## eth_rx
module eth_rx (
    input wire i_clk,
    input wire i_reset,
    input wire [31:0] i_xver_rx_data,
    output logic [31:0] m00_axis_tdata,
    output logic [3:0] m00_axis_tkeep,
    output logic m00_axis_tvalid,
    output logic m00_axis_tlast,
    output logic m00_axis_tuser
);
Size: about 6200 cells after synthesis, roughly 430 flip-flops, about 73 I/O pins, about 0.036 mm2 of cells after synthesis.
clock: 3.56 ns
lec_check: 0
abc_area: 1
cap_margin: 10
core_margin: 2
core_utilization: 72
cts_cluster_diameter: 138
cts_cluster_size: 53
place_density: 0.63
slew_margin: 20
run.sh (not shown) runs the stock make flow with config.mk's settings and CLKGATE_MAP_FILE=.
The baseline died in global routing (5_1_grt), error GRT-0116.
==> next run, changes <==
Settings changed: ABC_AREA 1 to default, CAP_MARGIN 10 to 20, CORE_UTILIZATION 72 to 40, CTS_CLUSTER_DIAMETER 138 to default, CTS_CLUSTER_SIZE 53 to default, PLACE_DENSITY 0.63 to default.
Clock period 3.56 ns to 6.5 ns, I/O delays scaled along.
The new run finished with timing, DRC and antenna clean.
Die size is higher by 83%.
Synthesized cell count is lower by 23%.
Synthesized area is higher by 2.3%.
==> next run, changes <==
Settings changed: CORE_UTILIZATION 40 to 70, CTS_CLUSTER_DIAMETER from default to 339, CTS_CLUSTER_SIZE from default to 20, MAX_ROUTING_LAYER from default to met4, PLACE_DENSITY from default to 0.64.
Clock period 6.5 ns to 4.69 ns, I/O delays scaled along.
=> This time the run completed and failed the layout checks on negative setup slack; via count climbs by 15%; total power rises by 21%; global-route usage grows by 26 points; die size went down by 42%; setup slack degrades by 1.5 ns; non-clock buffer count grows by 436; area after synthesis is unchanged; core utilization came out higher by 39 points; design area increases by 6.8%.
==> next run, changes <==
Settings changed: CELL_PAD_IN_SITES_DETAIL_PLACEMENT from default to 0, CORE_UTILIZATION 70 to 72, CTS_CLUSTER_DIAMETER 339 to 350, GPL_TIMING_DRIVEN from default to 1, SETUP_SLACK_MARGIN from default to -0.44.
Clock period 4.69 ns to 4.84 ns, I/O delays scaled along.
The changed run finished but fails on negative setup slack.
Critical path depth is unchanged.
Utilization rises by 0.69 points.
Die area falls by 2.7%.
Global-route usage falls by 0.88 points.
Wire length falls by 5.4%.
Setup slack is better by 0.011 ns.
Total power falls by 4.5%.
Clock power falls by about 2%.
Combinational power falls by 6.7%.


Starting RTL as in the previous note.
clock: 5.39 ns
lec_check: 0
cap_margin: 20
core_margin: 2
core_utilization: 70
cts_cluster_diameter: 339
cts_cluster_size: 20
max_routing_layer: met4
place_density_lb_addon: 0.0
setup_slack_margin: 1.48
slew_margin: 20
tns_end_percent: 5
The baseline produced a layout that fails on setup timing.
Next try:
==> flow/config.mk (replaced) <==
export PLATFORM = sky130hd
export DESIGN_NAME = eth_rx
export DESIGN_NICKNAME = eth_rx
export VERILOG_FILES = /design/flow/design.v
export SDC_FILE = /design/flow/constraint.sdc
export NUM_CORES = 4
export LEC_CHECK = 0
export CAP_MARGIN = 20
export CORE_MARGIN = 2
export CORE_UTILIZATION = 69
export MAX_ROUTING_LAYER = met4
export SETUP_SLACK_MARGIN = 1.4
export SLEW_MARGIN = 20
export TNS_END_PERCENT = 100
==> flow/constraint.sdc (replaced) <==
create_clock -name core_clock -period 6.22 [get_ports {i_clk}]
set_input_delay 1.2440 -clock core_clock [delete_from_list [all_inputs] [get_ports {i_clk}]]
set_output_delay 1.2440 -clock core_clock [all_outputs]
set_load 0.01 [all_outputs]
After rerunning: The changed run finished clean. Power drops by 2.1%. First-iteration DRC count drops by 1.5%. Clock skew climbs by 16 ps.
Next try:
--- a/flow/config.mk
+++ b/flow/config.mk
@@ -9,6 +9,5 @@
 export CORE_MARGIN = 2
-export CORE_UTILIZATION = 69
-export MAX_ROUTING_LAYER = met4
-export SETUP_SLACK_MARGIN = 1.4
+export CORE_UTILIZATION = 68
+export CTS_CLUSTER_DIAMETER = 29
+export SETUP_SLACK_MARGIN = 1.32
 export SLEW_MARGIN = 20
-export TNS_END_PERCENT = 100
==> flow/constraint.sdc (replaced) <==
create_clock -name core_clock -period 5.97 [get_ports {i_clk}]
set_input_delay 1.1940 -clock core_clock [delete_from_list [all_inputs] [get_ports {i_clk}]]
set_output_delay 1.1940 -clock core_clock [all_outputs]
set_load 0.01 [all_outputs]
Result:
- The new run ended with an error in 5_1_grt
- die size climbs by about 1.4%
- synthesized cell count does not change
- area after synthesis is unchanged


eth_rx again, from the RTL that the note above started with.
Settings: LEC_CHECK=0, ABC_AREA=1, CAP_MARGIN=20, CELL_PAD_IN_SITES_DETAIL_PLACEMENT=0, CORE_MARGIN=2, CORE_UTILIZATION=58, CTS_CLUSTER_SIZE=15, GPL_TIMING_DRIVEN=1, HOLD_SLACK_MARGIN=0.25, PLACE_DENSITY_LB_ADDON=0.06, SETUP_SLACK_MARGIN=-0.25, SLEW_MARGIN=20; clock period 3.5 ns.
The baseline finished but failed the layout checks on negative setup slack.
Change:
- ABC_AREA: 1 -> not set
- CELL_PAD_IN_SITES_DETAIL_PLACEMENT: 0 -> not set
- CORE_UTILIZATION: 58 -> 61
- CTS_CLUSTER_SIZE: 15 -> not set
- GPL_TIMING_DRIVEN: 1 -> not set
- HOLD_SLACK_MARGIN: 0.25 -> not set
- PLACE_DENSITY_LB_ADDON: 0.06 -> not set
- SETUP_SLACK_MARGIN: -0.25 -> 1.32
- clock period: 3.5 -> 4.79 ns (I/O delays scaled with it)
=> The new run finished but fails on negative setup slack; sequential share of layout area went up by 0.38 points; synthesized cell count went down by 23%; routed wire length went down by 9.0%; design area went down by 1.4%; clock-buffer cell count went up by 3; critical path depth went down by 18.


== lane 1 ==
eth_rx again, from the RTL that the note above started with.
==> flow/design.v (excerpt) <==
module eth_rx (
    input wire i_clk,
    input wire i_reset,
    input wire [31:0] i_xver_rx_data,
    output logic [31:0] m00_axis_tdata,
    output logic [3:0] m00_axis_tkeep,
    output logic m00_axis_tvalid,
    output logic m00_axis_tlast,
    output logic m00_axis_tuser
);
    wire [31:0] rx_gearbox_data_out, rx_descrambled_data;
    wire [1:0] rx_header;
    wire rx_data_valid, rx_header_valid;
    wire rx_gearbox_slip;
    wire [31:0] rx_decoded_data;
    wire [3:0] rx_decoded_ctl;
    rx_gearbox #(.REGISTER_OUTPUT(1))
    u_rx_gearbox (
        .i_clk(i_clk),
        .i_reset(i_reset),
        .i_data(i_xver_rx_data),
        .i_slip(rx_gearbox_slip),
        .o_data(rx_gearbox_data_out),
        .o_header(rx_header),
        .o_data_valid(rx_data_valid),
        .o_header_valid(rx_header_valid)
    );
    lock_state u_lock_state(
        .i_clk(i_clk),
        .i_reset(i_reset),
        .i_header(rx_header),
        .i_valid(rx_header_valid),
  ...
==> flow/config.mk <==
export PLATFORM = sky130hd
export DESIGN_NAME = eth_rx
export DESIGN_NICKNAME = eth_rx
export VERILOG_FILES = /design/flow/design.v
export SDC_FILE = /design/flow/constraint.sdc
export NUM_CORES = 4
export LEC_CHECK = 0
export CAP_MARGIN = 15
export CORE_MARGIN = 2
export CORE_UTILIZATION = 71
export CTS_CLUSTER_SIZE = 96
export GPL_ROUTABILITY_DRIVEN = 1
export GPL_TIMING_DRIVEN = 0
export MAX_ROUTING_LAYER = met4
export MIN_ROUTING_LAYER = met1
export PLACE_DENSITY_LB_ADDON = 0.11
export SETUP_SLACK_MARGIN = 1.03
export SLEW_MARGIN = 25
==> flow/constraint.sdc <==
create_clock -name core_clock -period 4.78 [get_ports {i_clk}]
set_input_delay 0.9560 -clock core_clock [delete_from_list [all_inputs] [get_ports {i_clk}]]
set_output_delay 0.9560 -clock core_clock [all_outputs]
set_load 0.01 [all_outputs]
Lane 1 did not finish; a tool error ended it in 5_1_grt.
Inputs modified between lane 1 and lane 2:
==> flow/config.mk <==
export PLATFORM = sky130hd
export DESIGN_NAME = eth_rx
export DESIGN_NICKNAME = eth_rx
export VERILOG_FILES = /design/flow/design.v
export SDC_FILE = /design/flow/constraint.sdc
export NUM_CORES = 4
export LEC_CHECK = 0
export CAP_MARGIN = 20
export CORE_MARGIN = 2
export CORE_UTILIZATION = 40
export SLEW_MARGIN = 20
==> flow/constraint.sdc <==
create_clock -name core_clock -period 6.29 [get_ports {i_clk}]
set_input_delay 1.2580 -clock core_clock [delete_from_list [all_inputs] [get_ports {i_clk}]]
set_output_delay 1.2580 -clock core_clock [all_outputs]
set_load 0.01 [all_outputs]
### Flow results
Lane 1 and lane 2: one clean run, lane 2; the rest did not finish clean.
NOTE: post-placement setup slack in lane 2 exceeds that of lane 1
Higher starting utilization of the core area was reported by lane 1, not lane 2.
Changes observed in lane 2 relative to lane 1: standard-cell row count increased about 34%; height of the chip up 33%.
## Diff of input files: lane 3 against lane 2
--- a/flow/config.mk
+++ b/flow/config.mk
@@ -6,6 +6,9 @@
 export NUM_CORES = 4
 export LEC_CHECK = 0
-export CAP_MARGIN = 20
+export ABC_AREA = 1
+export CAP_MARGIN = 10
 export CORE_MARGIN = 2
-export CORE_UTILIZATION = 40
+export CORE_UTILIZATION = 70
+export CTS_CLUSTER_DIAMETER = 138
+export CTS_CLUSTER_SIZE = 53
 export SLEW_MARGIN = 20
==> flow/constraint.sdc <==
create_clock -name core_clock -period 3.25 [get_ports {i_clk}]
set_input_delay 0.6500 -clock core_clock [delete_from_list [all_inputs] [get_ports {i_clk}]]
set_output_delay 0.6500 -clock core_clock [all_outputs]
set_load 0.01 [all_outputs]
==> results <==
- Lane 3 did not finish; a tool error ended it in 5_1_grt.
- The number of unique standard cell types used by synthesis in lane 3 sits 34 below the value recorded for lane 2.
- Changes observed in lane 3 relative to lane 2: placeable core area moved down, number of I/O pins flat, synthesized cell count now larger.
Power is estimated from default activity; no workload was simulated.
